==> design.v <==
module lpc10_speech_synthetizer (
  input  wire              clk,         
  input  wire              reset,       
  input  wire              StartSpeak,
  input  wire              RomData,
  output wire [11:0]       RomAdr,
  output reg  signed [9:0] SampleData,
  output reg               Speaking
);
reg [5:0]  Cnt_8k;
reg [4:0]  CntSegment;
reg [7:0]  CntSample;
reg [11:0] RomAdrIn;
reg        Speak;
reg [3:0]  CodeEnergy;
reg        CodeRepeat;
reg [4:0]  CodePitch;
reg [17:0] CodeK1K4;    
reg [20:0] CodeK5K10;   
wire GetEnergy, GetRepeat, GetPitch, GetK1K4, GetK5K10, ReadRom;
wire Silence, LastFrame, NoK5K10;
function signed [9:0] TabChirp(input [5:0] i);
  case (i)
    0: TabChirp = 0;    1: TabChirp = 42;   2: TabChirp = -44;  3: TabChirp = 50;
    4: TabChirp = -78;  5: TabChirp = 18;   6: TabChirp = 37;   7: TabChirp = 20;
    8: TabChirp = 2;    9: TabChirp = -31;  10: TabChirp = -59; 11: TabChirp = 2;
    12: TabChirp = 95;  13: TabChirp = 90;  14: TabChirp = 5;   15: TabChirp = 15;
    16: TabChirp = 38;  17: TabChirp = -4;  18: TabChirp = -91; 19: TabChirp = -91;
    20: TabChirp = -42; 21: TabChirp = -35; 22: TabChirp = -36; 23: TabChirp = -4;
    24: TabChirp = 37;  25: TabChirp = 43;  26: TabChirp = 34;  27: TabChirp = 33;
    28: TabChirp = 15;  29: TabChirp = -1;  30: TabChirp = -8;  31: TabChirp = -18;
    32: TabChirp = -19; 33: TabChirp = -17; 34: TabChirp = -9;  35: TabChirp = -10;
    36: TabChirp = -6;  37: TabChirp = 0;   38: TabChirp = 3;   39: TabChirp = 2;
    40: TabChirp = 1;
    default: TabChirp = 0;
  endcase
endfunction
function signed [9:0] TabEnergy(input [3:0] i);
  case (i)
    0: TabEnergy = 0;   1: TabEnergy = 0;   2: TabEnergy = 1;   3: TabEnergy = 1;
    4: TabEnergy = 2;   5: TabEnergy = 3;   6: TabEnergy = 5;   7: TabEnergy = 7;
    8: TabEnergy = 10;  9: TabEnergy = 15;  10: TabEnergy = 21; 11: TabEnergy = 30;
    12: TabEnergy = 43; 13: TabEnergy = 61; 14: TabEnergy = 86; default: TabEnergy = 0;
  endcase
endfunction
function signed [9:0] TabPitch(input [4:0] i);
  case (i)
    0: TabPitch = 0;    1: TabPitch = 41;   2: TabPitch = 43;   3: TabPitch = 45;
    4: TabPitch = 47;   5: TabPitch = 49;   6: TabPitch = 51;   7: TabPitch = 53;
    8: TabPitch = 55;   9: TabPitch = 58;   10: TabPitch = 60;  11: TabPitch = 63;
    12: TabPitch = 66;  13: TabPitch = 70;  14: TabPitch = 73;  15: TabPitch = 76;
    16: TabPitch = 79;  17: TabPitch = 83;  18: TabPitch = 87;  19: TabPitch = 90;
    20: TabPitch = 94;  21: TabPitch = 99;  22: TabPitch = 103; 23: TabPitch = 107;
    24: TabPitch = 112; 25: TabPitch = 118; 26: TabPitch = 123; 27: TabPitch = 129;
    28: TabPitch = 134; 29: TabPitch = 141; 30: TabPitch = 147; default: TabPitch = 153;
  endcase
endfunction
function signed [9:0] TabK1(input [4:0] i);
  case (i)
    0: TabK1 = -501;  1: TabK1 = -497;  2: TabK1 = -493;  3: TabK1 = -488;
    4: TabK1 = -480;  5: TabK1 = -471;  6: TabK1 = -460;  7: TabK1 = -446;
    8: TabK1 = -427;  9: TabK1 = -405;  10: TabK1 = -378; 11: TabK1 = -344;
    12: TabK1 = -305; 13: TabK1 = -259; 14: TabK1 = -206; 15: TabK1 = -148;
    16: TabK1 = -86;  17: TabK1 = -21;  18: TabK1 = 45;   19: TabK1 = 110;
    20: TabK1 = 171;  21: TabK1 = 227;  22: TabK1 = 277;  23: TabK1 = 320;
    24: TabK1 = 357;  25: TabK1 = 388;  26: TabK1 = 413;  27: TabK1 = 434;
    28: TabK1 = 451;  29: TabK1 = 464;  30: TabK1 = 474;  default: TabK1 = 482;
  endcase
endfunction
function signed [9:0] TabK2(input [4:0] i);
  case (i)
    0: TabK2 = -349;  1: TabK2 = -328;  2: TabK2 = -305;  3: TabK2 = -280;
    4: TabK2 = -252;  5: TabK2 = -223;  6: TabK2 = -192;  7: TabK2 = -158;
    8: TabK2 = -124;  9: TabK2 = -88;   10: TabK2 = -51;  11: TabK2 = -14;
    12: TabK2 = 23;   13: TabK2 = 60;   14: TabK2 = 97;   15: TabK2 = 133;
    16: TabK2 = 167;  17: TabK2 = 199;  18: TabK2 = 230;  19: TabK2 = 259;
    20: TabK2 = 286;  21: TabK2 = 310;  22: TabK2 = 333;  23: TabK2 = 354;
    24: TabK2 = 372;  25: TabK2 = 389;  26: TabK2 = 404;  27: TabK2 = 417;
    28: TabK2 = 429;  29: TabK2 = 439;  30: TabK2 = 449;  default: TabK2 = 490;
  endcase
endfunction
function signed [9:0] TabK3(input [3:0] i);
  case (i)
    0: TabK3 = -397;  1: TabK3 = -365;  2: TabK3 = -327;  3: TabK3 = -282;
    4: TabK3 = -229;  5: TabK3 = -170;  6: TabK3 = -104;  7: TabK3 = -36;
    8: TabK3 = 35;    9: TabK3 = 104;   10: TabK3 = 169;  11: TabK3 = 228;
    12: TabK3 = 281;  13: TabK3 = 326;  14: TabK3 = 364;  default: TabK3 = 396;
  endcase
endfunction
function signed [9:0] TabK4(input [3:0] i);
  case (i)
    0: TabK4 = -373;  1: TabK4 = -334;  2: TabK4 = -293;  3: TabK4 = -245;
    4: TabK4 = -191;  5: TabK4 = -131;  6: TabK4 = -67;   7: TabK4 = -1;
    8: TabK4 = 64;    9: TabK4 = 128;   10: TabK4 = 188;  11: TabK4 = 243;
    12: TabK4 = 291;  13: TabK4 = 332;  14: TabK4 = 367;  default: TabK4 = 397;
  endcase
endfunction
function signed [9:0] TabK5(input [3:0] i);
  case (i)
    0: TabK5 = -319;  1: TabK5 = -286;  2: TabK5 = -250;  3: TabK5 = -211;
    4: TabK5 = -168;  5: TabK5 = -122;  6: TabK5 = -74;   7: TabK5 = -25;
    8: TabK5 = 24;    9: TabK5 = 73;    10: TabK5 = 121;  11: TabK5 = 167;
    12: TabK5 = 210;  13: TabK5 = 249;  14: TabK5 = 285;  default: TabK5 = 319;
  endcase
endfunction
function signed [9:0] TabK6(input [3:0] i);
  case (i)
    0: TabK6 = -290;  1: TabK6 = -252;  2: TabK6 = -209;  3: TabK6 = -163;
    4: TabK6 = -114;  5: TabK6 = -62;   6: TabK6 = -9;    7: TabK6 = 44;
    8: TabK6 = 97;    9: TabK6 = 147;   10: TabK6 = 194;  11: TabK6 = 239;
    12: TabK6 = 278;  13: TabK6 = 313;  14: TabK6 = 344;  default: TabK6 = 371;
  endcase
endfunction
function signed [9:0] TabK7(input [3:0] i);
  case (i)
    0: TabK7 = -291;  1: TabK7 = -256;  2: TabK7 = -216;  3: TabK7 = -174;
    4: TabK7 = -128;  5: TabK7 = -80;   6: TabK7 = -31;   7: TabK7 = 19;
    8: TabK7 = 69;    9: TabK7 = 117;   10: TabK7 = 163;  11: TabK7 = 206;
    12: TabK7 = 246;  13: TabK7 = 283;  14: TabK7 = 316;  default: TabK7 = 345;
  endcase
endfunction
function signed [9:0] TabK8(input [2:0] i);
  case (i)
    0: TabK8 = -219;  1: TabK8 = -133;  2: TabK8 = -38;   3: TabK8 = 59;
    4: TabK8 = 152;   5: TabK8 = 235;   6: TabK8 = 305;   default: TabK8 = 361;
  endcase
endfunction
function signed [9:0] TabK9(input [2:0] i);
  case (i)
    0: TabK9 = -225;  1: TabK9 = -157;  2: TabK9 = -82;   3: TabK9 = -3;
    4: TabK9 = 76;    5: TabK9 = 151;   6: TabK9 = 220;   default: TabK9 = 280;
  endcase
endfunction
function signed [9:0] TabK10(input [2:0] i);
  case (i)
    0: TabK10 = -179; 1: TabK10 = -122; 2: TabK10 = -61;  3: TabK10 = 1;
    4: TabK10 = 63;   5: TabK10 = 123;  6: TabK10 = 179;  default: TabK10 = 231;
  endcase
endfunction
reg signed [9:0] ET, PT, K1T, K2T, K3T, K4T, K5T, K6T, K7T, K8T, K9T, K10T;
reg signed [9:0] EC, PC, K1C, K2C, K3C, K4C, K5C, K6C, K7C, K8C, K9C, K10C;
reg signed [9:0] X1C, X2C, X3C, X4C, X5C, X6C, X7C, X8C, X9C, X10C;
reg signed [9:0] Valeur;
reg signed [9:0] KBus;
reg signed [9:0] XBus;
reg signed [9:0] YNext;
wire signed [18:0] Operation1;
wire signed [18:0] Operation2;
wire signed [18:0] Operation3;
wire signed [18:0] Operation4;
reg [12:0] GPA;
reg        NoiseOn;
reg [7:0]  PitchCnt;
wire signed [19:0] ValeurEC;
wire signed [9:0]  YStart;
assign RomAdr = RomAdrIn;
assign GetEnergy = (CntSample == 8'd0) && (Cnt_8k < 6'd4);
assign Silence   = (CodeEnergy == 4'b0000);
assign LastFrame = (CodeEnergy == 4'b1111);
assign NoK5K10   = (CodePitch  == 5'b00000);
assign GetRepeat = (CntSample == 8'd0) && (Cnt_8k == 6'd4) && !Silence && !LastFrame;
assign GetPitch  = (CntSample == 8'd0) && (Cnt_8k >= 6'd5) && (Cnt_8k < 6'd10) && !Silence && !LastFrame;
assign GetK1K4   = (CntSample == 8'd0) && (Cnt_8k >= 6'd11) && (Cnt_8k < 6'd29) && !Silence && !LastFrame && !CodeRepeat;
assign GetK5K10  = (CntSample == 8'd0) && (Cnt_8k >= 6'd30) && (Cnt_8k < 6'd51) && !Silence && !LastFrame && !CodeRepeat && !NoK5K10;
assign ReadRom = GetEnergy || GetRepeat || GetPitch || GetK1K4 || GetK5K10;
assign Operation1 = KBus * XBus;
assign Operation2 = YNext - (Operation1 / 19'sd512);
assign Operation3 = KBus * Operation2;
assign Operation4 = XBus + (Operation3 / 19'sd512);
assign ValeurEC = Valeur * EC;
assign YStart   = ValeurEC / 20'sd64;
always @* begin
  case (Cnt_8k)
    6'd2:  KBus = K10C;
    6'd3:  KBus = K9C;
    6'd4:  KBus = K8C;
    6'd5:  KBus = K7C;
    6'd6:  KBus = K6C;
    6'd7:  KBus = K5C;
    6'd8:  KBus = K4C;
    6'd9:  KBus = K3C;
    6'd10: KBus = K2C;
    6'd11: KBus = K1C;
    default: KBus = 10'sd0;
  endcase
  case (Cnt_8k)
    6'd2:  XBus = X10C;
    6'd3:  XBus = X9C;
    6'd4:  XBus = X8C;
    6'd5:  XBus = X7C;
    6'd6:  XBus = X6C;
    6'd7:  XBus = X5C;
    6'd8:  XBus = X4C;
    6'd9:  XBus = X3C;
    6'd10: XBus = X2C;
    6'd11: XBus = X1C;
    default: XBus = 10'sd0;
  endcase
end
always @(posedge clk) begin
  if (reset) begin
    Cnt_8k     <= 6'd0;
    CntSegment <= 5'd0;
    CntSample  <= 8'd0;
    RomAdrIn   <= 12'd1;
    Speak      <= 1'b0;
    Speaking   <= 1'b0;
    CodeEnergy <= 4'd0;
    CodeRepeat <= 1'b0;
    CodePitch  <= 5'd0;
    CodeK1K4   <= 18'd0;
    CodeK5K10  <= 21'd0;
    ET <= 0; PT <= 0; K1T <= 0; K2T <= 0; K3T <= 0; K4T <= 0;
    K5T <= 0; K6T <= 0; K7T <= 0; K8T <= 0; K9T <= 0; K10T <= 0;
    EC <= 0; PC <= 0; K1C <= 0; K2C <= 0; K3C <= 0; K4C <= 0;
    K5C <= 0; K6C <= 0; K7C <= 0; K8C <= 0; K9C <= 0; K10C <= 0;
    X1C <= 0; X2C <= 0; X3C <= 0; X4C <= 0; X5C <= 0;
    X6C <= 0; X7C <= 0; X8C <= 0; X9C <= 0; X10C <= 0;
    Valeur     <= 0;
    YNext      <= 0;
    SampleData <= 0;
    GPA        <= 13'b0000001101001;
    NoiseOn    <= 1'b1;
    PitchCnt   <= 8'd0;
  end else begin
    if (Speak && StartSpeak) begin
      Cnt_8k <= Cnt_8k + 6'd1;
      if (Cnt_8k == 6'b111111) begin
        if (CntSegment == 5'b10111)
          CntSegment <= 5'd0;
        else
          CntSegment <= CntSegment + 5'd1;
        if (CntSample == 8'b11000111)
          CntSample <= 8'd0;
        else
          CntSample <= CntSample + 8'd1;
      end
      if (GetEnergy) CodeEnergy <= {CodeEnergy[2:0], RomData};
      if (GetRepeat) CodeRepeat <= RomData;
      if (GetPitch)  CodePitch  <= {CodePitch[3:0], RomData};
      if (GetK1K4)   CodeK1K4   <= {CodeK1K4[16:0], RomData};
      if (GetK5K10)  CodeK5K10  <= {CodeK5K10[19:0], RomData};
      if (ReadRom) RomAdrIn <= RomAdrIn + 12'd1;
      if ((CntSample == 8'b11000111) && (Cnt_8k == 6'b111111) && LastFrame) begin
        Speak    <= 1'b0;
        Speaking <= 1'b0;
      end else begin
        Speaking <= 1'b1;
      end
    end else begin
      Cnt_8k     <= 6'd0;
      CntSegment <= 5'd0;
      CntSample  <= 8'd0;
      RomAdrIn   <= 12'd1;
      NoiseOn    <= 1'b1;
      if (!StartSpeak) Speak <= 1'b1;
    end
    if (Cnt_8k == 6'b111110) begin
      ET <= TabEnergy(CodeEnergy);
      if (Silence || LastFrame)
        PT <= 0;
      else
        PT <= TabPitch(CodePitch);
      if (Silence || LastFrame) begin
        K1T <= 0; K2T <= 0; K3T <= 0; K4T <= 0;
      end else begin
        K1T <= TabK1(CodeK1K4[17:13]);
        K2T <= TabK2(CodeK1K4[12:8]);
        K3T <= TabK3(CodeK1K4[7:4]);
        K4T <= TabK4(CodeK1K4[3:0]);
      end
      if (Silence || LastFrame || NoK5K10) begin
        K5T <= 0; K6T <= 0; K7T <= 0; K8T <= 0; K9T <= 0; K10T <= 0;
      end else begin
        K5T  <= TabK5(CodeK5K10[20:17]);
        K6T  <= TabK6(CodeK5K10[16:13]);
        K7T  <= TabK7(CodeK5K10[12:9]);
        K8T  <= TabK8(CodeK5K10[8:6]);
        K9T  <= TabK9(CodeK5K10[5:3]);
        K10T <= TabK10(CodeK5K10[2:0]);
      end
    end
    if ((CntSegment == 5'd0) && (Cnt_8k == 6'b111111)) begin
      EC   <= ET;
      PC   <= PT;
      K1C  <= K1T;
      K2C  <= K2T;
      K3C  <= K3T;
      K4C  <= K4T;
      K5C  <= K5T;
      K6C  <= K6T;
      K7C  <= K7T;
      K8C  <= K8T;
      K9C  <= K9T;
      K10C <= K10T;
      NoiseOn <= (PC == 0);
    end
    if (Cnt_8k == 6'd0) begin
      if (EC == 0)
        Valeur <= 0;
      else if (NoiseOn) begin
        if (GPA[0])
          Valeur <= -10'sd64;
        else
          Valeur <= 10'sd64;
      end else begin
        if (PitchCnt > 8'd50)
          Valeur <= 0;    
        else
          Valeur <= TabChirp(PitchCnt[5:0]);
      end
      if (PC == 0)
        PitchCnt <= 8'd0;
      else if ($signed({1'b0, PitchCnt}) < PC)
        PitchCnt <= PitchCnt + 8'd1;
      else
        PitchCnt <= 8'd0;
    end
    if (Cnt_8k < 6'b010100)
      GPA <= {GPA[12] ^ GPA[10] ^ GPA[9] ^ GPA[0], GPA[12:1]};
    case (Cnt_8k)
      6'd1: YNext <= YStart;
      6'd2, 6'd3, 6'd4, 6'd5, 6'd6, 6'd7, 6'd8, 6'd9, 6'd10, 6'd11:
        YNext <= Operation2[9:0];
      default: ;
    endcase
    case (Cnt_8k)
      6'd3:  X10C <= Operation4[9:0];
      6'd4:  X9C  <= Operation4[9:0];
      6'd5:  X8C  <= Operation4[9:0];
      6'd6:  X7C  <= Operation4[9:0];
      6'd7:  X6C  <= Operation4[9:0];
      6'd8:  X5C  <= Operation4[9:0];
      6'd9:  X4C  <= Operation4[9:0];
      6'd10: X3C  <= Operation4[9:0];
      6'd11: X2C  <= Operation4[9:0];
      6'd12: X1C  <= Operation2[9:0];
      default: ;
    endcase
    if (Cnt_8k == 6'b001111)
      SampleData <= X1C;
  end
end
endmodule
==> run.sh <==
#!/bin/bash
# the make line also repeats each setting of config.mk as NAME=value (left out here)
make -C /OpenROAD-flow-scripts/flow DESIGN_CONFIG=/design/flow/config.mk WORK_HOME=/design/flow/orfs CLKGATE_MAP_FILE= finish
==> config.mk <==
export PLATFORM = sky130hd
export DESIGN_NAME = lpc10_speech_synthetizer
export DESIGN_NICKNAME = lpc10_speech_synthetizer
export VERILOG_FILES = /design/flow/design.v
export SDC_FILE = /design/flow/constraint.sdc
export NUM_CORES = 4
export LEC_CHECK = 0
export ABC_AREA = 1
export CAP_MARGIN = 20
export CORE_MARGIN = 2
export CORE_UTILIZATION = 71
export CTS_CLUSTER_DIAMETER = 211
export CTS_CLUSTER_SIZE = 14
export PLACE_DENSITY_LB_ADDON = 0.26
export SETUP_SLACK_MARGIN = -1.16
export SLEW_MARGIN = 40
==> constraint.sdc <==
create_clock -name core_clock -period 12.5 [get_ports {clk}]
set_input_delay 2.5000 -clock core_clock [delete_from_list [all_inputs] [get_ports {clk}]]
set_output_delay 2.5000 -clock core_clock [all_outputs]
set_load 0.01 [all_outputs]
==> results_dict.tcl, run 1 <==
# metrics dict for downstream scripts
set metrics [dict create \
    ys_seq_share_pct 29.9 \
    syn_area_sq_um 36500 \
    grtUsageTotal_pct 62.7 \
    xor_share_pct 1.78 \
    synth_stat.cells 4945 \
    fp_util_pct 71.5 \
    ys_chip_area_sq_um 36500 \
    die_area_sq_um 53200 \
    syn-num-nets 5438 \
    io_buffers 26 \
    ctsRootBufferMaster "clkbuf_16" \
    synth-main-ff-cell "dfxtp_1" \
    row_count 83 \
    edf_count 0 \
    aoi_share_pct 15.1 \
    io_pins 27 \
    avgSynthCellArea_sq_um 7.37 \
    area_leaders "dfxtp_1 30%, fa_1 13%, nand2_1 9.1%" \
    ys.flops 544 \
    routabilityCongestion 0.963 \
    netlist.area_leader.share_pct 29.9 \
    logic_family "adder cells" \
    chipWidth_um 231 \
    dp_hpwl_um 73200 \
    clock_path_buffers 3 \
    core_sq_um 51000 \
    placed_area_sq_um 40300 \
    ys_warn_count 1 \
    cts_buffers 44 \
    ys_sh_adder_pct 21.6 \
    haltStage "5_1_grt" \
    cts_max_level 2 \
    clock-sinks 544 \
    synth_cell_types 66 \
    die_h_um 231 \
    yosysMostFrequentCell "nand2_1" \
    synthArstFlopShare_pct 0 \
    status "stopped before the end" \
    dp_slack_ps -2370 \
    simple_gate_share_pct 19.6 \
    syn_inst 4945 \
    gr-total-overflow 17 \
    muxShareOfSynthArea_pct 0.0549 \
    stop_error "[ERROR GRT-0232] Routing congestion too high. Check the congestion heatmap in the GUI." \
    largest_area_cell "dfxtp_1" \
    top_cells_by_count "884 x nand2_1, 880 x inv_1, 544 x dfxtp_1" \
]
==> metal layers <==
layer	GRT overflow	global-route usage [%]
met2	4	80.5
met4	8	55.0
met3	5	45.9
met1	0	64.6
met5	0	28.8
==> per-stage QoR <==
stage	std cells	hold slack, ps
2_1_floorplan	4945	425
3_3_place_gp	5842	429
3_5_place_dp	5844	435
4_1_cts	5966	443
==> timing repair <==
action,in CTS
pin swaps,78
hold endpoints to repair,0
setup buffers,95
resized,125
setup endpoints to repair,81
hold buffers,0
cloned,7
==> run 2: changes to the inputs <==
Settings changed: ABC_AREA 1 to not set, CORE_UTILIZATION 71 to 37, CTS_CLUSTER_DIAMETER 211 to not set, CTS_CLUSTER_SIZE 14 to not set, PLACE_DENSITY_LB_ADDON 0.26 to not set, SETUP_SLACK_MARGIN -1.16 to not set, SLEW_MARGIN 40 to 20.
Clock period 12.5 ns to 26.6 ns, I/O delays scaled along.
==> results_dict.tcl, run 2 <==
# yosys + openroad results
set metrics [dict create \
    synthArstFlopShare_pct 0 \
    switching_share_pct 22.0 \
    simple_gate_share_pct 18.8 \
    clk_latency_ps 640 \
    cts_buffers 57 \
    cp_max_fo 12 \
    detail_route.wirelength_um 92900 \
    muxShareOfSynthArea_pct 1.96 \
    hold_class "flop to flop" \
    ir_worst_vdd_v 0.0000557 \
    ys_chip_area_sq_um 35600 \
    ys_seq_share_pct 30.6 \
    setup_tns_ps 0 \
    grtUsageMet3_pct 2.53 \
    design_area_sq_um 38700 \
    antenna_left 0 \
    xor_share_pct 3.03 \
    fin_crit_ps 18450 \
    first_pass_iters 7 \
    setup_viol 0 \
    antenna_found_initial 0 \
    whs_endpoint "GPA[4]" \
    holdBufCountCts 0 \
    io_buffers 26 \
    p_seq_mw 0.818 \
    area_leaders "dfxtp_1 31%, fa_1 13%, ha_1 8.9%" \
    syn_inst 4313 \
    vias_per_cell 5.22 \
    dp_slack_ps 8350 \
    gr-total-overflow 0 \
    crit_end "X2C[8]" \
    powerDensity_nw_per_um2 43.4 \
    cpMostUsedCell "fa_1" \
    grtUsageTotal_pct 18.8 \
    routabilityCongestion 0.912 \
    top_cells_by_count "574 x nand2_1, 556 x nor2_1, 544 x dfxtp_1" \
    chipWidth_um 314 \
    die_h_um 314 \
    core_sq_um 95200 \
    use_met1_pct 26.6 \
    skew_ps 53.4 \
    path_class "flop to flop" \
    comb_power_share_pct 2.0 \
    num-fill-cells 9568 \
    edf_count 0 \
    placed_area_sq_um 36800 \
    worstSetupStartpointType "flop" \
    logic_family "adder cells" \
    syn_area_sq_um 35600 \
    max_cap_violations 0 \
    drt_iter0_drc 1946 \
    io_pins 27 \
    slowest_stage "nor2_1" \
    maxSlewViolCount 0 \
    cp_top_family "adder cells" \
    ys.flops 544 \
    fmax_mhz 54.2 \
    finalHoldViolCount 0 \
    grt.met2_usage_pct 30.2 \
    dp_hpwl_um 67100 \
    post-cts-setup-buffer-count 0 \
    largest_area_cell "dfxtp_1" \
    crit_cells 63 \
    power_frac_clock_pct 49.4 \
    cts_tree "yes" \
    wire_per_inst_um 16.9 \
    rsz0062_at_grt "no" \
    gr-max-usage-layer "met2" \
    slowest_delay_ps 680 \
    whs_ps 425 \
    synth_stat.cells 4313 \
    crit_path_end_kind "flop" \
    setup_slack_ps 8150 \
    seqPwrFrac_pct 48.6 \
    worstReg2RegStart "Cnt_8k[1]" \
    final_nets 4680 \
    clock_path_buffers 3 \
    status "complete, no violations" \
    hp-start "GPA[5]" \
    r2r-end "X2C[8]" \
    cts_max_level 2 \
    p_int_mw 1.31 \
    synth_cell_types 93 \
    critPathRequiredTime_ps 27060 \
    regToRegSetupSlack_ps 8150 \
    crit_start "Cnt_8k[1]" \
    leakage_nw 16.1 \
    warnings 95 \
    clk-power_mw 0.832 \
    ctsRootBufferMaster "clkbuf_16" \
    syn-num-nets 4806 \
    power_leader "clock" \
    avgSynthCellArea_sq_um 8.25 \
    worst_pin_slew_ps 1140 \
    critPathArrivalTime_ps 18910 \
    dp_cells 5393 \
    critical_path_buf_inv_count 8 \
    powerComb_mw 0.0330 \
    die_area_sq_um 98600 \
    antenna_cells 0 \
    drc_errors 0 \
    yosysMostFrequentCell "nand2_1" \
    grt_max_degree 116 \
    ys_sh_adder_pct 22.2 \
    post-route-period-util_pct 69.3 \
    netlist.area_leader.share_pct 30.6 \
    path_clk_slew_ps 70 \
    holdPathStages 2 \
    clock-sinks 544 \
    ys_warn_count 1 \
    stdcell_count 5498 \
    regArea_sq_um 10900 \
    rr_worst_depth 63 \
    logic_area_sq_um 22100 \
    area_delta_synth_final_pct 8.92 \
    row_count 113 \
    cts_resized 0 \
    aoi_share_pct 16.0 \
    first_global_vias 27714 \
    grt_first_pass_wirelength_um 151000 \
    switchingPower_mw 0.370 \
    vias 28712 \
    slew_headroom_pct 24.2 \
    fp_util_pct 37.4 \
    synth-main-ff-cell "dfxtp_1" \
]
-- run 2: through the flow --
stage / util [%] / total power [mW]
finish: 40.7 / 1.68
global route: 40.7 / 1.74
CTS: 40.7 / 1.70
detailed placement: 38.7 / 0.869
global placement: 38.6 / 0.868
floorplan: - / 0.859
-- run 2: area by class of cell --
cell class	instances	area share [%]
Tap cell	1265	4.09
Multi-Input combinational cell	3087	57.1
Sequential cell	544	28.1
Clock buffer	80	4.11
Clock inverter	25	0.946
Timing Repair Buffer	65	1.47
Inverter	432	4.19
-- run 2: per-layer routing --
layer | wire length, um | share of wire (%)
met4 | 2000 | 2.2
met5 | 0 | 0
met1 | 43800 | 47
met3 | 5140 | 5.5
met2 | 42000 | 45
==> run 3: changes to the inputs <==
Settings changed: ABC_AREA set to 1, CORE_UTILIZATION 37 to 71, PLACE_DENSITY_LB_ADDON set to 0.26.
Clock period 26.6 ns to 14.3 ns, I/O delays scaled along.
==> results_dict.tcl, run 3 <==
# yosys + openroad results
set metrics [dict create \
    clk_latency_ps 640 \
    cts_max_level 2 \
    die_h_um 231 \
    p_seq_mw 1.52 \
    powerDensity_nw_per_um2 74.6 \
    slowest_stage "fa_1" \
    drt_iter0_drc 5332 \
    ctsRootBufferMaster "clkbuf_16" \
    logic_family "adder cells" \
    antenna_found_initial 11 \
    fin_util_pct 84.8 \
    grt_max_degree 193 \
    p_int_mw 2.47 \
    muxShareOfSynthArea_pct 0.0549 \
    clock_path_buffers 3 \
    top_cells_by_count "884 x nand2_1, 880 x inv_1, 544 x dfxtp_1" \
    regArea_sq_um 10900 \
    rsz0062_at_grt "yes" \
    wire_per_inst_um 20.6 \
    crit_end "X5C[8]" \
    switchingPower_mw 0.754 \
    fp_util_pct 71.5 \
    regToRegSetupSlack_ps -1310 \
    crit_path_end_kind "flop" \
    cp_max_fo 14 \
    first_global_vias 33330 \
    vias 36741 \
    dp_cells 5737 \
    clk-power_mw 1.55 \
    synth-main-ff-cell "dfxtp_1" \
    worstSetupStartpointType "flop" \
    seqPwrFrac_pct 47.2 \
    core_sq_um 51000 \
    slowest_delay_ps 560 \
    dp_slack_ps -586 \
    max_cap_violations 0 \
    clock-sinks 544 \
    die_area_sq_um 53200 \
    r2r-end "X5C[8]" \
    aoi_share_pct 15.1 \
    hold_class "flop to flop" \
    holdBufCountCts 0 \
    maxSlewViolCount 0 \
    critPathArrivalTime_ps 16120 \
    area_leaders "dfxtp_1 30%, fa_1 13%, nand2_1 9.1%" \
    first_pass_iters 13 \
    stdcell_count 5917 \
    power_frac_clock_pct 48.2 \
    critPathRequiredTime_ps 14810 \
    cts_buffers 54 \
    post-route-period-util_pct 109 \
    synth_stat.cells 4945 \
    detail_route.wirelength_um 122000 \
    chipWidth_um 231 \
    worst_pin_slew_ps 1220 \
    fin_crit_ps 15610 \
    antenna_left 0 \
    simple_gate_share_pct 19.6 \
    cts_tree "yes" \
    avgSynthCellArea_sq_um 7.37 \
    grtUsageTotal_pct 37.0 \
    final_nets 5686 \
    area_delta_synth_final_pct 18.6 \
    holdPathStages 2 \
    synth_cell_types 66 \
    syn-num-nets 5438 \
    dp_hpwl_um 70300 \
    xor_share_pct 1.78 \
    power_leader "clock" \
    placed_area_sq_um 39200 \
    crit_cells 75 \
    skew_ps 30.1 \
    design_area_sq_um 43200 \
    drc_errors 0 \
    io_buffers 26 \
    path_class "flop to flop" \
    io_pins 27 \
    path_clk_slew_ps 80 \
    vias_per_cell 6.21 \
    slew_headroom_pct 18.6 \
    edf_count 0 \
    gr-total-overflow 0 \
    powerComb_mw 0.146 \
    switching_share_pct 23.4 \
    row_count 83 \
    violations "setup timing" \
    leakage_nw 21.0 \
    whs_endpoint "K5T[0]" \
    routabilityCongestion 0.964 \
    ys_chip_area_sq_um 36500 \
    syn_inst 4945 \
    cp_top_family "adder cells" \
    ir_worst_vdd_v 0.000125 \
    setup_slack_ps -1310 \
    finalHoldViolCount 0 \
    fmax_mhz 64.1 \
    grt_first_pass_wirelength_um 161000 \
    comb_power_share_pct 4.5 \
    num-fill-cells 2754 \
    worstReg2RegStart "Cnt_8k[0]" \
    synthArstFlopShare_pct 0 \
    logic_area_sq_um 22500 \
    rr_worst_depth 75 \
    ys_sh_adder_pct 21.6 \
    ys_seq_share_pct 29.9 \
    status "failed layout checks" \
    yosysMostFrequentCell "nand2_1" \
    warnings 98 \
    ys_warn_count 1 \
    critical_path_buf_inv_count 18 \
    setup_tns_ps -60430 \
    ys.flops 544 \
    syn_area_sq_um 36500 \
    setup_viol 81 \
    largest_area_cell "dfxtp_1" \
    crit_start "Cnt_8k[0]" \
    netlist.area_leader.share_pct 29.9 \
]
run 3: stage by stage:
stage	power (mW)	hold WS, ps
after floorplan	1.63	425
after global placement	1.68	430
after detailed placement	1.68	435
after CTS	3.18	445
after global routing	3.28	461
final	3.22	442
run 3: final cells by class:
| type | instances | area share (%) |
|---|---|---|
| inverters | 921 | 8.10 |
| multi-input cells | 3261 | 51.9 |
| diodes | 2 | 0.0116 |
| clock inverters | 25 | 0.775 |
| well taps | 680 | 1.97 |
| repair buffers | 411 | 8.36 |
| flip-flops and latches | 544 | 25.2 |
| clock buffers | 73 | 3.66 |
run 3: what timing repair did:
action | in CTS | in global routing
gates cloned | 2 | 7
endpoints found under the hold margin | 0 | 0
setup endpoints to repair | 36 | 83
pin swaps | 29 | 95
buffers inserted | 20 | 53
resized | 89 | 307
run 3: routing by layer:
metal	global-route usage [%]	part of all wire, %	up-vias
li1	-	-	16127
met2	63.2	44	2805
met4	19.7	9.7	24
met5	0	0.25	-
met3	6.41	13	1083
met1	44.6	33	16702
==> run 4: changes to the inputs <==
Settings changed: CORE_UTILIZATION 71 to 72, CTS_CLUSTER_DIAMETER set to 304, GPL_ROUTABILITY_DRIVEN set to 0, MAX_ROUTING_LAYER set to met4, PLACE_DENSITY_LB_ADDON 0.26 to 0.01, TNS_END_PERCENT set to 75.
Clock period 14.3 ns to 14.5 ns, I/O delays scaled along.
==> results_dict.tcl, run 4 <==
# yosys + openroad results
set metrics [dict create \
    placed_area_sq_um 38700 \
    synth_stat.cells 4945 \
    worstSetupStartpointType "flop" \
    max_cap_violations 0 \
    slowest_stage "fa_1" \
    ys.flops 544 \
    vias 35538 \
    cp_max_fo 8 \
    die_area_sq_um 52500 \
    rr_worst_depth 72 \
    comb_power_share_pct 4.7 \
    avgSynthCellArea_sq_um 7.37 \
    grtUsageTotal_pct 38.0 \
    grt_max_degree 104 \
    crit_start "Cnt_8k[5]" \
    ir_worst_vdd_v 0.000112 \
    synth-main-ff-cell "dfxtp_1" \
    cts_max_level 2 \
    holdPathStages 2 \
    area_leaders "dfxtp_1 30%, fa_1 13%, nand2_1 9.1%" \
    rsz0062_at_grt "yes" \
    crit_path_end_kind "flop" \
    crit_cells 72 \
    row_count 82 \
    cpMostUsedCell "inv_1" \
    final_nets 5635 \
    xor_share_pct 1.78 \
    slowest_delay_ps 560 \
    muxShareOfSynthArea_pct 0.0549 \
    syn_area_sq_um 36500 \
    synthArstFlopShare_pct 0 \
    cts_buffers 55 \
    simple_gate_share_pct 19.6 \
    skew_ps 32.0 \
    power_leader "registers" \
    whs_endpoint "K6T[4]" \
    clk-power_mw 1.48 \
    drt_iter0_drc 4729 \
    status "failed layout checks" \
    first_global_vias 32620 \
    antenna_found_initial 3 \
    path_clk_slew_ps 80 \
    yosysMostFrequentCell "nand2_1" \
    io_buffers 26 \
    synth_cell_types 66 \
    fp_util_pct 72.8 \
    clock_path_buffers 3 \
    top_cells_by_count "884 x nand2_1, 880 x inv_1, 544 x dfxtp_1" \
    edf_count 0 \
    hold_class "flop to flop" \
    post-route-period-util_pct 104 \
    first_pass_iters 9 \
    fin_crit_ps 15100 \
    r2r-end "X10C[9]" \
    chipWidth_um 229 \
    finalHoldViolCount 0 \
    power_frac_clock_pct 47.3 \
    cts_tree "yes" \
    ys_chip_area_sq_um 36500 \
    switchingPower_mw 0.749 \
    worst_pin_slew_ps 1140 \
    design_area_sq_um 42700 \
    ys_sh_adder_pct 21.6 \
    grt_first_pass_wirelength_um 159000 \
    seqPwrFrac_pct 48.0 \
    largest_area_cell "dfxtp_1" \
    whs_ps 441 \
    antenna_left 0 \
    powerComb_mw 0.147 \
    netlist.area_leader.share_pct 29.9 \
    warnings 98 \
    aoi_share_pct 15.1 \
    clk_latency_ps 660 \
    core_sq_um 50100 \
    critPathRequiredTime_ps 15060 \
    logic_family "adder cells" \
    clock-sinks 544 \
    vias_per_cell 6.07 \
    powerDensity_nw_per_um2 73.3 \
    num-fill-cells 2953 \
    fmax_mhz 66.2 \
    drc_errors 0 \
    ys_warn_count 1 \
    ys_seq_share_pct 29.9 \
    p_int_mw 2.38 \
    detail_route.wirelength_um 114000 \
    regToRegSetupSlack_ps -600 \
    syn-num-nets 5438 \
    leakage_nw 20.7 \
    setup_slack_ps -597 \
    switching_share_pct 23.9 \
    io_pins 27 \
    violations "setup timing" \
    area_delta_synth_final_pct 17.0 \
    ctsRootBufferMaster "clkbuf_16" \
    gr-total-overflow 0 \
    dp_hpwl_um 69800 \
    setup_viol 35 \
    holdBufCountCts 0 \
    p_seq_mw 1.50 \
    dp_slack_ps -689 \
    syn_inst 4945 \
    die_h_um 229 \
    critPathArrivalTime_ps 15660 \
    worstReg2RegStart "Cnt_8k[5]" \
    maxSlewViolCount 0 \
    crit_end "X10C[9]" \
    path_class "flop to flop" \
    cp_top_family "adder cells" \
    wire_per_inst_um 19.4 \
    critical_path_buf_inv_count 19 \
    slew_headroom_pct 23.7 \
]
run 4: metrics by stage:
stage	utilization (%)	instances	total power, mW	setup TNS [ps]
CTS	82.1	5796	3.09	0
floorplan	-	4945	1.61	0
detailed placement	77.3	5679	1.65	-12290
finish	85.2	5857	3.13	-9810
global placement	77.3	5679	1.65	-2770
global route	85.2	5857	3.19	-41710
run 4: per-layer routing:
metal	vias up	GRT usage (%)	share of wire, %
li1	16031	-	-
met1	16381	45.5	36
met2	2311	62.1	45
met3	815	5.40	11
met4	0	20.3	8.2
met5	-	-	0
run 4: layout make-up:
type / count / area (sq um) / area share (%)
tap: 672 / 841 / 1.97
sequential: 544 / 10900 / 25.6
inverter: 921 / 3490 / 8.19
antenna: 2 / 5.00 / 0.0117
multi-input combinational: 3260 / 22400 / 52.5
timing repair buffer: 360 / 3170 / 7.42
clock buffer: 81 / 1610 / 3.78
clock inverter: 17 / 240 / 0.563
run 4: repair_timing:
action                     in CTS  in global routing
setup endpoints to repair      63                 81
resized                        91                266
pin swaps                      33                119
gates cloned                    1                  4
buffers inserted               18                 56
==> run 5: changes to the inputs <==
Settings changed: ABC_AREA 1 to not set, CELL_PAD_IN_SITES_DETAIL_PLACEMENT set to 0, CELL_PAD_IN_SITES_GLOBAL_PLACEMENT set to 2, CORE_UTILIZATION 72 to 55, CTS_CLUSTER_DIAMETER 304 to 212, CTS_CLUSTER_SIZE set to 83, GPL_ROUTABILITY_DRIVEN 0 to not set, GPL_TIMING_DRIVEN set to 0, MAX_ROUTING_LAYER met4 to not set, MIN_ROUTING_LAYER set to met2, PLACE_DENSITY_LB_ADDON 0.01 to 0.29, SETUP_SLACK_MARGIN set to 1.1, TNS_END_PERCENT 75 to not set.
Clock period 14.5 ns to 33.4 ns, I/O delays scaled along.
==> results_dict.tcl, run 5 <==
# metrics dict for downstream scripts
set metrics [dict create \
    status "stopped before the end" \
    haltStage "3_1_place_gp_skip_io" \
    stop_error "[ERROR FLW-0024] Place density exceeds 1.0 (current PLACE_DENSITY_LB_ADDON =  0.29). Please check if the value of  PLACE_DENSITY_LB_ADDON is between 0 and 0.99." \
    xor_share_pct 3.03 \
    synthArstFlopShare_pct 0 \
    ys_warn_count 1 \
    netlist.area_leader.share_pct 30.6 \
    syn_area_sq_um 35600 \
    syn-num-nets 4806 \
    synth-main-ff-cell "dfxtp_1" \
    edf_count 0 \
    largest_area_cell "dfxtp_1" \
    synth_cell_types 93 \
    ys_sh_adder_pct 22.2 \
    logic_family "adder cells" \
    synth_stat.cells 4313 \
    muxShareOfSynthArea_pct 1.96 \
    ys.flops 544 \
    yosysMostFrequentCell "nand2_1" \
    ys_chip_area_sq_um 35600 \
    row_count 93 \
    top_cells_by_count "574 x nand2_1, 556 x nor2_1, 544 x dfxtp_1" \
    die_area_sq_um 66700 \
    chipWidth_um 258 \
    ys_seq_share_pct 30.6 \
    avgSynthCellArea_sq_um 8.25 \
    die_h_um 258 \
    core_sq_um 64200 \
    simple_gate_share_pct 18.8 \
    aoi_share_pct 16.0 \
    fp_util_pct 55.4 \
    syn_inst 4313 \
    area_leaders "dfxtp_1 31%, fa_1 13%, ha_1 8.9%" \
]
==> run 6: changes to the inputs <==
Settings changed: ABC_AREA set to 1, CELL_PAD_IN_SITES_DETAIL_PLACEMENT 0 to not set, CELL_PAD_IN_SITES_GLOBAL_PLACEMENT 2 to not set, CORE_UTILIZATION 55 to 72, CTS_CLUSTER_DIAMETER 212 to 304, CTS_CLUSTER_SIZE 83 to not set, GPL_ROUTABILITY_DRIVEN set to 0, GPL_TIMING_DRIVEN 0 to not set, MIN_ROUTING_LAYER met2 to not set, PLACE_DENSITY_LB_ADDON 0.29 to 0.01, SETUP_SLACK_MARGIN 1.1 to not set.
Clock period 33.4 ns to 14.5 ns, I/O delays scaled along.
==> results_dict.tcl, run 6 <==
# yosys + openroad results
set metrics [dict create \
    status "failed layout checks" \
    violations "setup timing" \
    aoi_share_pct 15.1 \
    antenna_left 0 \
    dp_slack_ps -689 \
    ctsRootBufferMaster "clkbuf_16" \
    syn-num-nets 5438 \
    slowest_delay_ps 560 \
    critical_path_buf_inv_count 20 \
    whs_ps 441 \
    largest_area_cell "dfxtp_1" \
    netlist.area_leader.share_pct 29.9 \
    cp_max_fo 6 \
    clock_path_buffers 3 \
    holdBufCountCts 0 \
    die_h_um 229 \
    maxSlewViolCount 0 \
    clk_latency_ps 650 \
    simple_gate_share_pct 19.6 \
    synth_cell_types 66 \
    regArea_sq_um 10900 \
    core_sq_um 50100 \
    clock-sinks 544 \
    seqPwrFrac_pct 48.2 \
    hold_class "flop to flop" \
    stdcell_count 5861 \
    cpMostUsedCell "fa_1" \
    synth_stat.cells 4945 \
    logic_area_sq_um 22400 \
    p_seq_mw 1.50 \
    ys_seq_share_pct 29.9 \
    fin_crit_ps 15160 \
    worst_pin_slew_ps 1110 \
    crit_cells 76 \
    leakage_nw 20.8 \
    worstReg2RegStart "Cnt_8k[4]" \
    rsz0062_at_grt "yes" \
    crit_end "X10C[8]" \
    syn_area_sq_um 36500 \
    ys.flops 544 \
    grtUsageTotal_pct 36.9 \
    fp_util_pct 72.8 \
    cts_buffers 55 \
    synth-main-ff-cell "dfxtp_1" \
    grt_max_degree 104 \
    critPathRequiredTime_ps 15020 \
    muxShareOfSynthArea_pct 0.0549 \
    design_area_sq_um 42700 \
    placed_area_sq_um 38700 \
    critPathArrivalTime_ps 15680 \
    path_class "flop to flop" \
    worstSetupStartpointType "flop" \
    power.total_mw 3.12 \
    area_leaders "dfxtp_1 30%, fa_1 13%, nand2_1 9.1%" \
    wire_per_inst_um 18.7 \
    fin_util_pct 85.3 \
    cp_top_family "adder cells" \
    row_count 82 \
    holdPathStages 2 \
    finalHoldViolCount 0 \
    cts_max_level 2 \
    powerDensity_nw_per_um2 73.0 \
    ys_sh_adder_pct 21.6 \
    top_cells_by_count "884 x nand2_1, 880 x inv_1, 544 x dfxtp_1" \
    first_pass_iters 7 \
    slew_headroom_pct 25.7 \
    setup_viol 48 \
    yosysMostFrequentCell "nand2_1" \
    post-route-period-util_pct 105 \
    crit_path_end_kind "flop" \
    setup_tns_ps -15410 \
    edf_count 0 \
    synthArstFlopShare_pct 0 \
    syn_inst 4945 \
    power_leader "registers" \
    io_pins 27 \
    cts_tree "yes" \
    xor_share_pct 1.78 \
    switching_share_pct 23.7 \
    crit_start "Cnt_8k[4]" \
    skew_ps 23.4 \
    ys_chip_area_sq_um 36500 \
    first_global_vias 32618 \
    avgSynthCellArea_sq_um 7.37 \
    logic_family "adder cells" \
    comb_power_share_pct 4.6 \
    slowest_stage "fa_1" \
    p_int_mw 2.38 \
    ys_warn_count 1 \
    die_area_sq_um 52500 \
    chipWidth_um 229 \
    final_nets 5640 \
    vias 35150 \
    powerComb_mw 0.145 \
    power_frac_clock_pct 47.2 \
    rr_worst_depth 76 \
    dp_hpwl_um 69800 \
    drt_iter0_drc 4170 \
    antenna_found_initial 1 \
    whs_endpoint "K6T[4]" \
    path_clk_slew_ps 60 \
    num-fill-cells 2949 \
    drc_errors 0 \
    dp_cells 5679 \
    clk-power_mw 1.47 \
    detail_route.wirelength_um 110000 \
    ir_worst_vdd_v 0.000111 \
    switchingPower_mw 0.737 \
    fmax_mhz 65.9 \
    grt_first_pass_wirelength_um 159000 \
    warnings 100 \
    r2r-end "X10C[8]" \
    area_delta_synth_final_pct 17.1 \
    setup_slack_ps -663 \
    max_cap_violations 0 \
    gr-total-overflow 0 \
    regToRegSetupSlack_ps -660 \
    vias_per_cell 6.00 \
    io_buffers 26 \
]
-- run 6: per-layer routing --
metal | GRT usage, % | wire length (um) | part of all wire (%)
met4 | 20.0 | 8680 | 7.9
met3 | 6.24 | 11400 | 10
met1 | 45.3 | 39500 | 36
met2 | 62.0 | 50100 | 46
met5 | 0 | 16 | 0.015
-- run 6: timing repair --
item | 4_1_cts | 5_1_grt
pin swaps | 33 | 135
gates cloned | 1 | 3
resized | 91 | 268
buffers inserted | 18 | 62
setup endpoints to repair | 63 | 81
-- run 6: layout make-up --
cell class	count	share of cell area, %
sequential	544	25.5
clock inverter	17	0.563
multi-input combinational	3259	52.5
tap	672	1.97
inverter	921	8.17
antenna	1	0.00586
clock buffer	81	3.78
timing repair buffer	366	7.52
==> run 7: changes to the inputs <==
Settings changed: MAX_ROUTING_LAYER set to met4, SETUP_SLACK_MARGIN set to 4.2, TNS_END_PERCENT set to 5.
==> results_dict.tcl, run 7 <==
# yosys + openroad results
set metrics [dict create \
    whs_endpoint "K6T[7]" \
    power_frac_clock_pct 47.9 \
    fp_util_pct 72.8 \
    ys_warn_count 1 \
    dp_hpwl_um 67100 \
    clk_latency_ps 670 \
    regToRegSetupSlack_ps -780 \
    simple_gate_share_pct 19.6 \
    drt_iter0_drc 6111 \
    io_buffers 26 \
    grt_first_pass_wirelength_um 155000 \
    xor_share_pct 1.78 \
    drc_errors 0 \
    core_sq_um 50100 \
    die_area_sq_um 52500 \
    hold_class "flop to flop" \
    seqPwrFrac_pct 47.8 \
    rsz0062_at_grt "yes" \
    synthArstFlopShare_pct 0 \
    crit_start "Cnt_8k[5]" \
    cts_tree "yes" \
    clock_path_buffers 3 \
    setup_viol 59 \
    antenna_found_initial 7 \
    worstReg2RegStart "Cnt_8k[5]" \
    largest_area_cell "dfxtp_1" \
    warnings 99 \
    slew_headroom_pct 16.0 \
    cts_max_level 2 \
    aoi_share_pct 15.1 \
    clock-sinks 544 \
    vias_per_cell 6.19 \
    critPathArrivalTime_ps 15880 \
    first_pass_iters 9 \
    fin_crit_ps 15280 \
    syn_inst 4945 \
    netlist.area_leader.share_pct 29.9 \
    worstSetupStartpointType "flop" \
    io_pins 27 \
    crit_path_end_kind "flop" \
    slowest_delay_ps 580 \
    critical_path_buf_inv_count 16 \
    row_count 82 \
    fmax_mhz 65.5 \
    area_leaders "dfxtp_1 30%, fa_1 13%, nand2_1 9.1%" \
    critPathRequiredTime_ps 15100 \
    ys_seq_share_pct 29.9 \
    grt_max_degree 110 \
    cp_top_family "adder cells" \
    ys_sh_adder_pct 21.6 \
    synth-main-ff-cell "dfxtp_1" \
    holdBufCountCts 0 \
    path_clk_slew_ps 70 \
    worst_pin_slew_ps 1260 \
    syn-num-nets 5438 \
    setup_slack_ps -779 \
    rr_worst_depth 73 \
    finalHoldViolCount 0 \
    first_global_vias 31575 \
    r2r-end "X5C[9]" \
    muxShareOfSynthArea_pct 0.0549 \
    max_cap_violations 0 \
    switching_share_pct 24.1 \
    area_delta_synth_final_pct 15.9 \
    ys_chip_area_sq_um 36500 \
    final_nets 5549 \
    avgSynthCellArea_sq_um 7.37 \
    status "failed layout checks" \
    powerComb_mw 0.135 \
    clk-power_mw 1.50 \
    top_cells_by_count "884 x nand2_1, 880 x inv_1, 544 x dfxtp_1" \
    powerDensity_nw_per_um2 74.3 \
    crit_end "X5C[9]" \
    ir_worst_vdd_v 0.0000992 \
    die_h_um 229 \
    cp_max_fo 13 \
    power_leader "registers" \
    logic_family "adder cells" \
    switchingPower_mw 0.756 \
    ctsRootBufferMaster "clkbuf_16" \
    gr-total-overflow 0 \
    slowest_stage "fa_1" \
    comb_power_share_pct 4.3 \
    power.total_mw 3.14 \
    edf_count 0 \
    cpMostUsedCell "fa_1" \
    skew_ps 52.0 \
    chipWidth_um 229 \
    leakage_nw 20.4 \
    violations "setup timing" \
    p_seq_mw 1.50 \
    syn_area_sq_um 36500 \
    synth_cell_types 66 \
    vias 35749 \
    synth_stat.cells 4945 \
    p_int_mw 2.38 \
    detail_route.wirelength_um 118000 \
    holdPathStages 2 \
    cts_buffers 54 \
    yosysMostFrequentCell "nand2_1" \
    wire_per_inst_um 20.4 \
    post-route-period-util_pct 105 \
    maxSlewViolCount 0 \
    crit_cells 73 \
    setup_tns_ps -25810 \
    antenna_left 0 \
    ys.flops 544 \
    grtUsageTotal_pct 36.9 \
    path_class "flop to flop" \
]
[run 7: what timing repair did]
action                                  CTS  global route
pin swaps                                13           151
cloned                                    2            12
setup buffers                            23            97
endpoints found under the setup margin   90            90
resized                                  39           309
[run 7: layout make-up]
cell class | instances | area (sq um)
Multi-Input combinational cell | 3262 | 22600
Timing Repair Buffer | 273 | 2520
Clock inverter | 22 | 323
Antenna cell | 11 | 27.5
Inverter | 921 | 3510
Fill cell | 2997 | 7820
Clock buffer | 74 | 1530
Tap cell | 672 | 841
Sequential cell | 544 | 10900
[run 7: metrics by stage]
| step | area [sq um] | std cells | hold slack [ps] | setup slack [ps] | util (%) |
|---|---|---|---|---|---|
| 2_1_floorplan | 37000 | 4945 | 425 | 968 | - |
| 5_1_grt | 42200 | 5776 | 458 | -1120 | 84.4 |
| 4_1_cts | 40200 | 5659 | 444 | 228 | 80.4 |
| 3_3_place_gp | 38000 | 5538 | 430 | 170 | 75.9 |
| 3_5_place_dp | 38000 | 5538 | 435 | -214 | 75.9 |
| 6_report | 42300 | 5779 | 442 | -779 | 84.4 |
[run 7: layer usage]
layer	track usage [%]	vias up	wire, um
met5	-	-	0
li1	-	15848	-
met2	60.3	2538	51000
met4	19.1	0	10100
met3	5.28	1003	15500
met1	44.5	16360	41000
==> run 8: changes to the inputs <==
Settings changed: ABC_AREA 1 to not set, CORE_UTILIZATION 72 to 58, CTS_CLUSTER_DIAMETER 304 to not set, GPL_ROUTABILITY_DRIVEN 0 to not set, MAX_ROUTING_LAYER met4 to not set, PLACE_DENSITY_LB_ADDON 0.01 to not set, SETUP_SLACK_MARGIN 4.2 to 3.48, TNS_END_PERCENT 5 to not set.
Clock period 14.5 ns to 13.5 ns, I/O delays scaled along.
==> results_dict.tcl, run 8 <==
# yosys + openroad results
set metrics [dict create \
    ys_chip_area_sq_um 35600 \
    ir_worst_vdd_v 0.000112 \
    slowest_stage "fa_1" \
    ys_sh_adder_pct 22.2 \
    grtUsageTotal_pct 30.5 \
    clock_path_buffers 3 \
    ys.flops 544 \
    setup_viol 90 \
    clk_latency_ps 620 \
    powerComb_mw 0.0888 \
    grt.met2_usage_pct 50.5 \
    grt_first_pass_wirelength_um 155000 \
    skew_ps 33.8 \
    synth_stat.cells 4313 \
    area_delta_synth_final_pct 19.8 \
    cpMostUsedCell "fa_1" \
    path_class "flop to flop" \
    row_count 90 \
    cts_max_level 2 \
    aoi_share_pct 16.0 \
    seqPwrFrac_pct 50.1 \
    hold_class "flop to flop" \
    netlist.area_leader.share_pct 30.6 \
    use_met1_pct 40.2 \
    r2r-end "X9C[8]" \
    warnings 102 \
    syn_area_sq_um 35600 \
    whs_endpoint "K5C[8]" \
    holdPathStages 2 \
    critPathRequiredTime_ps 13960 \
    ys_seq_share_pct 30.6 \
    gr-total-overflow 0 \
    worstSetupStartpointType "flop" \
    gr-max-usage-layer "met2" \
    leakage_nw 18.4 \
    crit_cells 68 \
    worstReg2RegStart "Cnt_8k[1]" \
    routabilityCongestion 0.958 \
    powerDensity_nw_per_um2 75.5 \
    antenna_found_initial 1 \
    io_pins 27 \
    setup_slack_ps -1710 \
    cts_tree "yes" \
    syn-num-nets 4806 \
    path_clk_slew_ps 60 \
    grtUsageMet3_pct 4.21 \
    max_cap_violations 0 \
    yosysMostFrequentCell "nand2_1" \
    syn_inst 4313 \
    switching_share_pct 22.2 \
    drt_iter0_drc 1962 \
    worst_pin_slew_ps 1050 \
    top_cells_by_count "574 x nand2_1, 556 x nor2_1, 544 x dfxtp_1" \
    simple_gate_share_pct 18.8 \
    design_area_sq_um 42600 \
    slowest_delay_ps 520 \
    regToRegSetupSlack_ps -1710 \
    xor_share_pct 3.03 \
    comb_power_share_pct 2.8 \
    synth-main-ff-cell "dfxtp_1" \
    whs_ps 450 \
    placed_area_sq_um 39200 \
    rr_worst_depth 68 \
    switchingPower_mw 0.715 \
    first_pass_iters 6 \
    holdBufCountCts 0 \
    die_h_um 252 \
    rsz0062_at_grt "yes" \
    finalHoldViolCount 0 \
    crit_start "Cnt_8k[1]" \
    clock-sinks 544 \
    muxShareOfSynthArea_pct 1.96 \
    violations "setup timing" \
    fin_crit_ps 15210 \
    logic_family "adder cells" \
    core_sq_um 60500 \
    fmax_mhz 65.8 \
    detail_route.wirelength_um 96400 \
    edf_count 0 \
    antenna_left 0 \
    vias_per_cell 5.61 \
    post-route-period-util_pct 113 \
    critical_path_buf_inv_count 12 \
    drc_errors 0 \
    wire_per_inst_um 17.8 \
    maxSlewViolCount 0 \
    fp_util_pct 58.8 \
    dp_hpwl_um 70400 \
    die_area_sq_um 63300 \
    synth_cell_types 93 \
    dp_slack_ps -2130 \
    largest_area_cell "dfxtp_1" \
    power_frac_clock_pct 47.1 \
    crit_path_end_kind "flop" \
    vias 30413 \
    ys_warn_count 1 \
    p_seq_mw 1.61 \
    cp_max_fo 6 \
    setup_tns_ps -102600 \
    avgSynthCellArea_sq_um 8.25 \
    status "failed layout checks" \
    cp_top_family "adder cells" \
    cts_buffers 56 \
    slew_headroom_pct 30.0 \
    fin_util_pct 70.5 \
    io_buffers 26 \
    critPathArrivalTime_ps 15660 \
    power_leader "registers" \
    antenna_cells 0 \
    grt_max_degree 185 \
    first_global_vias 29566 \
    clk-power_mw 1.52 \
    hp-start "K5T[8]" \
    crit_end "X9C[8]" \
    final_nets 5093 \
    area_leaders "dfxtp_1 31%, fa_1 13%, ha_1 8.9%" \
    ctsRootBufferMaster "clkbuf_16" \
    p_int_mw 2.50 \
    synthArstFlopShare_pct 0 \
    chipWidth_um 252 \
]
[run 8: area by class of cell]
type	instances	area (sq um)
clock buffers	77	1580
clock inverters	21	230
fillers	5040	17800
inverters	432	1630
multi-input cells	3089	23300
flip-flops and latches	544	10900
well taps	782	978
repair buffers	477	4030
[run 8: per-layer routing]
| metal | vias to the layer above | routed length (um) | part of all wire [%] |
|---|---|---|---|
| met5 | - | 0 | 0 |
| met4 | 0 | 4030 | 4.2 |
| met3 | 176 | 5110 | 5.3 |
| met2 | 775 | 44900 | 47 |
| met1 | 14576 | 42300 | 44 |
| li1 | 14886 | - | - |
[run 8: metrics by stage]
stage | total power, mW | std cells
after floorplan | 1.70 | 4313
after global placement | 1.73 | 5246
after detailed placement | 1.73 | 5246
after CTS | 3.24 | 5405
after global routing | 3.31 | 5422
final | 3.22 | 5422
[run 8: repair_timing]
item | 4_1_cts | 5_1_grt
gates cloned | 6 | 2
pin swaps | 98 | 72
setup endpoints to repair | 90 | 90
gates resized | 140 | 85
buffers inserted | 55 | 15
==> run 9: changes to the inputs <==
Settings changed: ABC_AREA set to 1, CAP_MARGIN 20 to 5, CORE_UTILIZATION 58 to 65, CTS_CLUSTER_DIAMETER set to 295, HOLD_SLACK_MARGIN set to -0.08, SETUP_SLACK_MARGIN 3.48 to -0.24.
Clock period 13.5 ns to 15.5 ns, I/O delays scaled along.
==> results_dict.tcl, run 9 <==
# yosys + openroad results
set metrics [dict create \
    ys_seq_share_pct 29.9 \
    antenna_found_initial 0 \
    comb_power_share_pct 3.5 \
    cts_tree "yes" \
    warnings 97 \
    slew_headroom_pct 28.7 \
    whs_ps 436 \
    slowest_delay_ps 530 \
    largest_area_cell "dfxtp_1" \
    setup_tns_ps 0 \
    ys.flops 544 \
    r2r-end "X7C[8]" \
    cts_buffers 57 \
    crit_start "Cnt_8k[5]" \
    powerDensity_nw_per_um2 76.2 \
    area_leaders "dfxtp_1 30%, fa_1 13%, nand2_1 9.1%" \
    top_cells_by_count "884 x nand2_1, 880 x inv_1, 544 x dfxtp_1" \
    netlist.area_leader.share_pct 29.9 \
    syn_inst 4945 \
    holdBufCountCts 0 \
    rr_worst_depth 73 \
    xor_share_pct 1.78 \
    first_pass_iters 6 \
    row_count 86 \
    synthArstFlopShare_pct 0 \
    setup_viol 0 \
    clk_latency_ps 640 \
    crit_cells 73 \
    syn_area_sq_um 36500 \
    switching_share_pct 22.0 \
    ir_worst_vdd_v 0.0000989 \
    synth_stat.cells 4945 \
    switchingPower_mw 0.672 \
    holdPathStages 2 \
    logic_family "adder cells" \
    critical_path_buf_inv_count 18 \
    wire_per_inst_um 16.1 \
    critPathRequiredTime_ps 16010 \
    detail_route.wirelength_um 91800 \
    wl_met2_um 43600 \
    aoi_share_pct 15.1 \
    path_class "flop to flop" \
    ctsRootBufferMaster "clkbuf_16" \
    seqPwrFrac_pct 46.0 \
    status "complete, no violations" \
    cts_max_level 2 \
    fp_util_pct 65.9 \
    die_h_um 241 \
    crit_path_end_kind "flop" \
    synth_cell_types 66 \
    ys_sh_adder_pct 21.6 \
    antenna_cells 0 \
    top_layer_used "met4" \
    crit_end "X7C[8]" \
    power_frac_clock_pct 50.5 \
    simple_gate_share_pct 19.6 \
    wl_met1_um 39600 \
    worstSetupStartpointType "flop" \
    antenna_left 0 \
    core_sq_um 55300 \
    synth-main-ff-cell "dfxtp_1" \
    whs_endpoint "K7T[3]" \
    finalHoldViolCount 0 \
    drt_iter0_drc 2311 \
    ys_warn_count 1 \
    io_pins 27 \
    ys_chip_area_sq_um 36500 \
    area_delta_synth_final_pct 9.98 \
    hold_class "flop to flop" \
    final_nets 5408 \
    die_area_sq_um 58000 \
    grt_first_pass_wirelength_um 150000 \
    wl_met3_um 5280 \
    max_cap_violations 0 \
    cp_max_fo 25 \
    powerComb_mw 0.106 \
    power_leader "clock" \
    p_seq_mw 1.41 \
    regToRegSetupSlack_ps 510 \
    dp_hpwl_um 66900 \
    first_global_vias 30032 \
    slowest_stage "fa_1" \
    yosysMostFrequentCell "nand2_1" \
    p_int_mw 2.38 \
    worst_pin_slew_ps 1060 \
    grtUsageTotal_pct 31.8 \
    worstReg2RegStart "Cnt_8k[5]" \
    critPathArrivalTime_ps 15500 \
    leakage_nw 19.5 \
    skew_ps 32.6 \
    maxSlewViolCount 0 \
    vias 31335 \
    clk-power_mw 1.54 \
    chipWidth_um 241 \
    vias_per_cell 5.49 \
    fmax_mhz 66.7 \
    post-route-period-util_pct 96.7 \
    cp_top_family "adder cells" \
    edf_count 0 \
    fin_crit_ps 14990 \
    clock_path_buffers 3 \
    io_buffers 26 \
    clock-sinks 544 \
    routabilityCongestion 0.985 \
    avgSynthCellArea_sq_um 7.37 \
    path_clk_slew_ps 60 \
    grt_max_degree 102 \
    syn-num-nets 5438 \
    muxShareOfSynthArea_pct 0.0549 \
    drc_errors 0 \
    gr-total-overflow 0 \
]
## run 9: stage by stage
stage / worst slack, ps / cell area (sq um) / total power, mW / util [%] / cells
6_report: 506 / 40100 / 3.06 / 72.5 / 5712
3_5_place_dp: -436 / 37500 / 1.54 / 67.7 / 5582
5_1_grt: -288 / 40100 / 3.14 / 72.5 / 5712
3_3_place_gp: -23.7 / 37500 / 1.53 / 67.7 / 5582
2_1_floorplan: 739 / 36500 / 1.50 / - / 4945
4_1_cts: -228 / 39600 / 3.07 / 71.7 / 5692
## run 9: per-layer routing
layer	up-vias	GRT usage, %
met5	-	0
met4	0	12.4
met3	190	3.64
met2	902	54.7
met1	14695	41.2
li1	15548	-
## run 9: what timing repair did
item | in CTS | in global routing
resized | 2 | 81
endpoints found under the hold margin | 0 | 0
gates cloned | 0 | 2
pin swaps | 1 | 15
endpoints found under the setup margin | 9 | 81
setup buffers | 2 | 18
## run 9: cell type report
class | instances | area [sq um]
Clock inverter | 34 | 544
Sequential cell | 544 | 10900
Fill cell | 4647 | 15200
Timing Repair Buffer | 131 | 1120
Tap cell | 748 | 936
Inverter | 921 | 3470
Clock buffer | 74 | 1610
Multi-Input combinational cell | 3260 | 21500
==> run 10: changes to the inputs <==
Settings changed: CAP_MARGIN 5 to 20, CTS_CLUSTER_DIAMETER 295 to 304, HOLD_SLACK_MARGIN -0.08 to not set, PLACE_DENSITY_LB_ADDON set to 0.01, SETUP_SLACK_MARGIN -0.24 to not set.
Clock period 15.5 ns to 12.8 ns, I/O delays scaled along.
==> results_dict.tcl, run 10 <==
# yosys + openroad results
set metrics [dict create \
    cts_buffers 58 \
    first_global_vias 32557 \
    switchingPower_mw 0.852 \
    simple_gate_share_pct 19.6 \
    comb_power_share_pct 5.2 \
    slowest_delay_ps 580 \
    warnings 100 \
    status "failed layout checks" \
    synth-main-ff-cell "dfxtp_1" \
    edf_count 0 \
    worstSetupStartpointType "flop" \
    ys_seq_share_pct 29.9 \
    cts_tree "yes" \
    cp_max_fo 10 \
    top_cells_by_count "884 x nand2_1, 880 x inv_1, 544 x dfxtp_1" \
    holdPathStages 2 \
    path_clk_slew_ps 60 \
    cpMostUsedCell "fa_1" \
    vias 35103 \
    logic_family "adder cells" \
    core_sq_um 55300 \
    ir_worst_vdd_v 0.000129 \
    grt_first_pass_wirelength_um 162000 \
    fin_util_pct 81.4 \
    ctsRootBufferMaster "clkbuf_16" \
    critical_path_buf_inv_count 18 \
    grt.met2_usage_pct 58.7 \
    detail_route.wirelength_um 111000 \
    io_pins 27 \
    powerComb_mw 0.183 \
    io_buffers 26 \
    syn_inst 4945 \
    synthArstFlopShare_pct 0 \
    fp_util_pct 65.9 \
    largest_area_cell "dfxtp_1" \
    dp_slack_ps -1640 \
    finalHoldViolCount 0 \
    aoi_share_pct 15.1 \
    die_area_sq_um 58000 \
    grtUsageMet3_pct 4.71 \
    maxSlewViolCount 0 \
    netlist.area_leader.share_pct 29.9 \
    clock-sinks 544 \
    num-fill-cells 3678 \
    leakage_nw 21.8 \
    p_seq_mw 1.70 \
    muxShareOfSynthArea_pct 0.0549 \
    clock_path_buffers 3 \
    dp_hpwl_um 72200 \
    crit_path_end_kind "flop" \
    first_pass_iters 9 \
    gr-total-overflow 0 \
    power_leader "registers" \
    antenna_found_initial 4 \
    grtUsageTotal_pct 34.8 \
    holdBufCountCts 0 \
    crit_end "X2C[8]" \
    power_frac_clock_pct 46.4 \
    rr_worst_depth 74 \
    vias_per_cell 5.72 \
    whs_endpoint "K7T[0]" \
    wire_per_inst_um 18.0 \
    drc_errors 0 \
    switching_share_pct 24.2 \
    setup_slack_ps -1830 \
    xor_share_pct 1.78 \
    antenna_left 0 \
    area_leaders "dfxtp_1 30%, fa_1 13%, nand2_1 9.1%" \
    synth_stat.cells 4945 \
    avgSynthCellArea_sq_um 7.37 \
    area_delta_synth_final_pct 23.5 \
    clk-power_mw 1.63 \
    seqPwrFrac_pct 48.4 \
    p_int_mw 2.66 \
    power.total_mw 3.52 \
    gr-max-usage-layer "met2" \
    max_cap_violations 0 \
    ys_warn_count 1 \
    row_count 86 \
    final_nets 5839 \
    powerDensity_nw_per_um2 78.1 \
    syn_area_sq_um 36500 \
    ys.flops 544 \
    r2r-end "X2C[8]" \
    setup_viol 90 \
    chipWidth_um 241 \
    slowest_stage "fa_1" \
    cts_max_level 2 \
    crit_cells 74 \
    cp_top_family "adder cells" \
    rsz0062_at_grt "yes" \
    grt_max_degree 104 \
    clk_latency_ps 680 \
    yosysMostFrequentCell "nand2_1" \
    violations "setup timing" \
    routabilityCongestion 0.973 \
    slew_headroom_pct 25.3 \
    ys_sh_adder_pct 21.6 \
    use_met1_pct 43.9 \
    fin_crit_ps 14630 \
    hold_class "flop to flop" \
    critPathRequiredTime_ps 13310 \
    path_class "flop to flop" \
    post-route-period-util_pct 114 \
    synth_cell_types 66 \
    skew_ps 62.8 \
    crit_start "Cnt_8k[0]" \
    worst_pin_slew_ps 1120 \
    ys_chip_area_sq_um 36500 \
    die_h_um 241 \
    worstReg2RegStart "Cnt_8k[0]" \
    syn-num-nets 5438 \
    regToRegSetupSlack_ps -1830 \
    fmax_mhz 68.4 \
    critPathArrivalTime_ps 15140 \
    setup_tns_ps -109450 \
    drt_iter0_drc 3953 \
]
[run 10: per-layer routing]
metal / wire length [um] / share of wire, % / vias to the layer above
met5: 11 / 0.0099 / -
met4: 7640 / 6.9 / 2
met3: 10100 / 9.1 / 580
met2: 50200 / 45 / 1762
met1: 42900 / 39 / 16338
li1: - / - / 16421
[run 10: per-stage QoR]
step	area, sq um	std cells	hold slack, ps
CTS	43500	6085	431
global placement	40500	5908	429
global route	45000	6138	457
floorplan	37000	4945	425
detailed placement	40500	5908	436
finish	45000	6142	437
[run 10: area by class of cell]
cell class | count | area [sq um] | area share (%)
repair inverters | 1 | 7.51 | 0.0167
flip-flops and latches | 544 | 10900 | 24.2
repair buffers | 560 | 4940 | 11.0
inverters | 921 | 3510 | 7.79
diodes | 4 | 10.0 | 0.0222
well taps | 748 | 936 | 2.08
clock inverters | 26 | 235 | 0.522
clock buffers | 78 | 1630 | 3.61
multi-input cells | 3260 | 22900 | 50.8
[run 10: what timing repair did]
action | in CTS | in global routing
gates resized | 117 | 310
pin swaps | 33 | 98
setup endpoints to repair | 90 | 90
buffers inserted | 67 | 56
gates cloned | 6 | 6
hold endpoints to repair | 0 | 0
Power is estimated from default activity; no workload was simulated.
